==> v1 <==
==> flow/design.v <==
`timescale 1ns/1ps
module top(
	input clk,
	input rst,
	input valid,
	input dir,
	input signed [31:0] n,
	output [31:0] zeroCount,
	output signed [31:0] xOut
);
	reg signed [31:0] xReg;
	wire signed [31:0] xNext;
	always @(posedge clk or posedge rst)begin
		if(rst) xReg<=32'sd50;
		else if(valid) xReg<=xNext;
	end
	assign xOut=xReg;
	wire signed[31:0] signedN;
	assign signedN=dir? n: -n;
	wire signed [31:0] addOut;
	wire signed [31:0] modOut;
	wire signed [31:0] normOut;
	wire zeroHit;
	adder uAdd(.a(xReg), .b(signedN), .sum(addOut));
	modulo uMod(.in(addOut), .out(modOut));
	normalize uNorm(.in(modOut), .out(normOut));
	comparator uCmp(.in(normOut), .zero(zeroHit));
	assign xNext=normOut;
	counter uCnt(
		.clk(clk),
		.rst(rst),
		.inc(valid&zeroHit),
		.count(zeroCount)
	);
endmodule
module adder(
	input signed [31:0] a,
	input signed [31:0] b,
	output signed [31:0] sum
);
	assign sum=a+b;
endmodule
module modulo(
	input signed [31:0] in,
	output signed [31:0] out
);
	assign out=in%100;
endmodule
module normalize(
	input signed [31:0] in,
	output signed [31:0] out
);
	assign out=(in<0)? (in+100): in;
endmodule
module comparator(
	input signed [31:0] in,
	output zero
);
	assign zero = (in==0);
endmodule
module counter(
	input clk,
	input rst,
	input inc,
	output reg [31:0] count
);
	always @(posedge clk or posedge rst)begin
		if(rst) count<=32'd0;
		else if(inc) count<=count+1;
	end
endmodule
==> flow/run.sh <==
#!/bin/bash
# the make line also repeats each setting of config.mk as NAME=value (left out here)
make -C /OpenROAD-flow-scripts/flow DESIGN_CONFIG=/design/flow/config.mk WORK_HOME=/design/flow/orfs CLKGATE_MAP_FILE= finish
==> flow/config.mk <==
export PLATFORM = sky130hd
export DESIGN_NAME = top
export DESIGN_NICKNAME = top
export VERILOG_FILES = /design/flow/design.v
export SDC_FILE = /design/flow/constraint.sdc
export NUM_CORES = 4
export LEC_CHECK = 0
export ABC_AREA = 0
export CAP_MARGIN = 20
export CELL_PAD_IN_SITES_GLOBAL_PLACEMENT = 0
export CORE_ASPECT_RATIO = 0.5
export CORE_MARGIN = 2
export CORE_UTILIZATION = 62
export CTS_CLUSTER_DIAMETER = 77
export CTS_CLUSTER_SIZE = 98
export HOLD_SLACK_MARGIN = 0.25
export SETUP_SLACK_MARGIN = -2.0
export SLEW_MARGIN = 20
==> flow/constraint.sdc <==
create_clock -name core_clock -period 34.0 [get_ports {clk}]
set_input_delay 6.8000 -clock core_clock [delete_from_list [all_inputs] [get_ports {clk}]]
set_output_delay 6.8000 -clock core_clock [all_outputs]
set_load 0.01 [all_outputs]
==> v24 (differences from v1) <==
==> flow/config.mk (replaced) <==
export PLATFORM = sky130hd
export DESIGN_NAME = top
export DESIGN_NICKNAME = top
export VERILOG_FILES = /design/flow/design.v
export SDC_FILE = /design/flow/constraint.sdc
export NUM_CORES = 4
export LEC_CHECK = 0
export CAP_MARGIN = 20
export CORE_MARGIN = 2
export CORE_UTILIZATION = 66
export CTS_CLUSTER_SIZE = 38
export HOLD_SLACK_MARGIN = 0.3
export SLEW_MARGIN = 20
==> flow/constraint.sdc (replaced) <==
create_clock -name core_clock -period 22.7 [get_ports {clk}]
set_input_delay 4.5400 -clock core_clock [delete_from_list [all_inputs] [get_ports {clk}]]
set_output_delay 4.5400 -clock core_clock [all_outputs]
set_load 0.01 [all_outputs]
==> v10 (differences from v1) <==
==> flow/config.mk (replaced) <==
export PLATFORM = sky130hd
export DESIGN_NAME = top
export DESIGN_NICKNAME = top
export VERILOG_FILES = /design/flow/design.v
export SDC_FILE = /design/flow/constraint.sdc
export NUM_CORES = 4
export LEC_CHECK = 0
export CAP_MARGIN = 25
export CORE_MARGIN = 2
export CORE_UTILIZATION = 40
export CTS_CLUSTER_DIAMETER = 274
export GPL_TIMING_DRIVEN = 0
export MAX_ROUTING_LAYER = met4
export SLEW_MARGIN = 20
==> v11 (differences from v1) <==
==> flow/config.mk (replaced) <==
export PLATFORM = sky130hd
export DESIGN_NAME = top
export DESIGN_NICKNAME = top
export VERILOG_FILES = /design/flow/design.v
export SDC_FILE = /design/flow/constraint.sdc
export NUM_CORES = 4
export LEC_CHECK = 0
export ABC_AREA = 1
export CAP_MARGIN = 20
export CORE_MARGIN = 2
export CORE_UTILIZATION = 71
export CTS_CLUSTER_DIAMETER = 232
export CTS_CLUSTER_SIZE = 71
export PLACE_DENSITY = 0.6
export SLEW_MARGIN = 20
==> flow/constraint.sdc (replaced) <==
create_clock -name core_clock -period 27.4 [get_ports {clk}]
set_input_delay 5.4800 -clock core_clock [delete_from_list [all_inputs] [get_ports {clk}]]
set_output_delay 5.4800 -clock core_clock [all_outputs]
set_load 0.01 [all_outputs]
==> flow.log <==
[report] implementation figures
[metrics] run status: complete, no violations
[metrics] ClkCell Share: 0.0228
[metrics] Hold Path Origin: xReg[24]
[metrics] endpoint of the worst register-to-register path: uCnt.count[19]
[metrics] number of clock-tree buffers in the layout: 10
[metrics] Top area cell types: sky130_fd_sc_hd__nand2_1 16%, sky130_fd_sc_hd__dfrtp_1 12%, sky130_fd_sc_hd__nand2_2 8.8%
[metrics] library cell occupying the most area in the post-synthesis netlist: sky130_fd_sc_hd__nand2_1
the above is filed under v11

==> flow.log <==
[report] implementation figures
[metrics] run status: complete, no violations
[metrics] library cell occupying the most area in the post-synthesis netlist: sky130_fd_sc_hd__dfrtp_1
[metrics] Top area cell types: sky130_fd_sc_hd__dfrtp_1 11%, sky130_fd_sc_hd__a2111oi_4 6.7%, sky130_fd_sc_hd__xor2_1 5.7%
[metrics] Hold Path Origin: uCnt.count[25]
[metrics] ClkCell Share: 0.0189
[metrics] endpoint of the worst register-to-register path: uCnt.count[1]
the above is filed under v1

==> flow.log <==
[report] implementation figures
[metrics] run status: complete, no violations
[metrics] library cell occupying the most area in the post-synthesis netlist: sky130_fd_sc_hd__dfrtp_1
[metrics] signal arrival time at the worst endpoint: ~32 ns
[metrics] Top area cell types: sky130_fd_sc_hd__dfrtp_1 11%, sky130_fd_sc_hd__a2111oi_4 6.7%, sky130_fd_sc_hd__xor2_1 5.7%
[metrics] number of clock-tree buffers in the layout: 12
[metrics] endpoint of the worst register-to-register path: uCnt.count[12]
the above is filed under v10

==> flow.log <==
[flow] summary of implementation run
[metrics] most instantiated flip-flop cell in the synthesis netlist: sky130_fd_sc_hd__dfrtp_1
[metrics] First Error: [ERROR DPL-0038] Utilization greater than 100%, impossible to legalize
[metrics] last step reached: clock tree synthesis (4_1_cts)
[metrics] library cell occupying the most area in the post-synthesis netlist: sky130_fd_sc_hd__dfrtp_1
[metrics] DPL Wire Length: between 50000 and 60000 um
[metrics] Top area cell types: sky130_fd_sc_hd__dfrtp_1 11%, sky130_fd_sc_hd__a2111oi_4 6.7%, sky130_fd_sc_hd__xor2_1 5.7%
[metrics] Core Footprint: around 20000 um2
[metrics] run status: did not finish
the above is filed under v24


========
==> inputs of job 6920 <==
RTL: the design.v shown in full above, as it stands there.
clock: 18.1 ns
lec_check: 0
cap_margin: 20
core_margin: 2
core_utilization: 58
setup_slack_margin: -0.3
slew_margin: 20
run.sh (not shown) runs the stock make flow with config.mk's settings and CLKGATE_MAP_FILE=.
==> job 848 (differences from job 6920) <==
Settings changed: CORE_UTILIZATION 58 to 70, CTS_CLUSTER_SIZE from default to 32, PLACE_DENSITY_LB_ADDON from default to 0.0, SETUP_SLACK_MARGIN -0.3 to default.
==> flow/constraint.sdc (replaced) <==
create_clock -name core_clock -period 11.6 [get_ports {clk}]
set_input_delay 2.3200 -clock core_clock [delete_from_list [all_inputs] [get_ports {clk}]]
set_output_delay 2.3200 -clock core_clock [all_outputs]
set_load 0.01 [all_outputs]
==> job 7371 (differences from job 6920) <==
Settings changed: CORE_UTILIZATION 58 to 50.
==> notes <==
Job 7371 produced a layout that fails on negative setup slack. Job 6920 failed in global routing, error GRT-0116. Job 848 ended with an error in detailed placement. Synthesized cell count is the same in job 6920 and job 7371. Area after synthesis is the same in job 6920 and job 7371. Die area: job 848 < job 6920 < job 7371.
==> figures <==
| quantity | job 848 | job 7371 | job 6920 |
|---|---|---|---|
| Core Density at Floorplan | 70.8% | 50.7% | 58.6% |
| Maximum number of buffers from clock root to sink | - | 2 | 2 |
| Quantity of hold-fixing buffers added after cts | - | 0 | 0 |
| RePlAce Congestion | 1.00 | 0.938 | 0.954 |
| Result of the run | aborted with a tool error | complete, but fails checks | aborted with a tool error |
| Last stage reached | detailed placement | - | global routing |
| Violated checks | - | negative setup slack | - |
| DPL Wire Length | - | 38200 um | 42600 um |
| Resized cells post-CTS | - | 104 | 108 |
| Die extent in x | 144 um | 169 um | 157 um |
| Row count | 51 | 60 | 56 |
| Number of H-tree levels | - | 3 | 3 |
| TritonCTS Sinks | - | 64 | 64 |
| Placeable Area | 19300 um2 | 26900 um2 | 23300 um2 |

========
==> trial 79: inputs <==
Starts from the design.v that is shown in full above.
clock: 34.0 ns
lec_check: 0
cap_margin: 25
core_aspect_ratio: 0.94
core_margin: 2
core_utilization: 40
cts_cluster_diameter: 43
gpl_timing_driven: 0
max_routing_layer: met4
min_routing_layer: met2
slew_margin: 35
tns_end_percent: 65
==> trial 88 (differences from trial 79) <==
- ABC_AREA: not set -> 0
- CAP_MARGIN: 25 -> 20
- CELL_PAD_IN_SITES_GLOBAL_PLACEMENT: not set -> 0
- CORE_ASPECT_RATIO: 0.94 -> 0.5
- CORE_UTILIZATION: 40 -> 62
- CTS_CLUSTER_DIAMETER: 43 -> 77
- CTS_CLUSTER_SIZE: not set -> 98
- GPL_TIMING_DRIVEN: 0 -> not set
- MAX_ROUTING_LAYER: met4 -> not set
- MIN_ROUTING_LAYER: met2 -> not set
- SETUP_SLACK_MARGIN: not set -> -1.18
- SLEW_MARGIN: 35 -> 20
- TNS_END_PERCENT: 65 -> not set
==> summary of the runs <==
- Trial 79 finished clean. Trial 88 finished with timing, DRC and antenna clean.
- Register-to-register slack: trial 79 is better than trial 88 (0.75 ns).
- Synthesized cell count is the same in trial 88 and trial 79.
- Between trial 88 and trial 79, the lower final cell count is in trial 88 (gap about 8%, measured against trial 79).
- In trial 79 the clock skew is higher than in trial 88, by 0.00089 ns.
- Utilization: trial 88 is higher than trial 79 (23 points).
- Against trial 88, the via count of trial 79 is higher by about 37%.
- Count of clock-buffer cells in the layout is the same in trial 79 and trial 88.
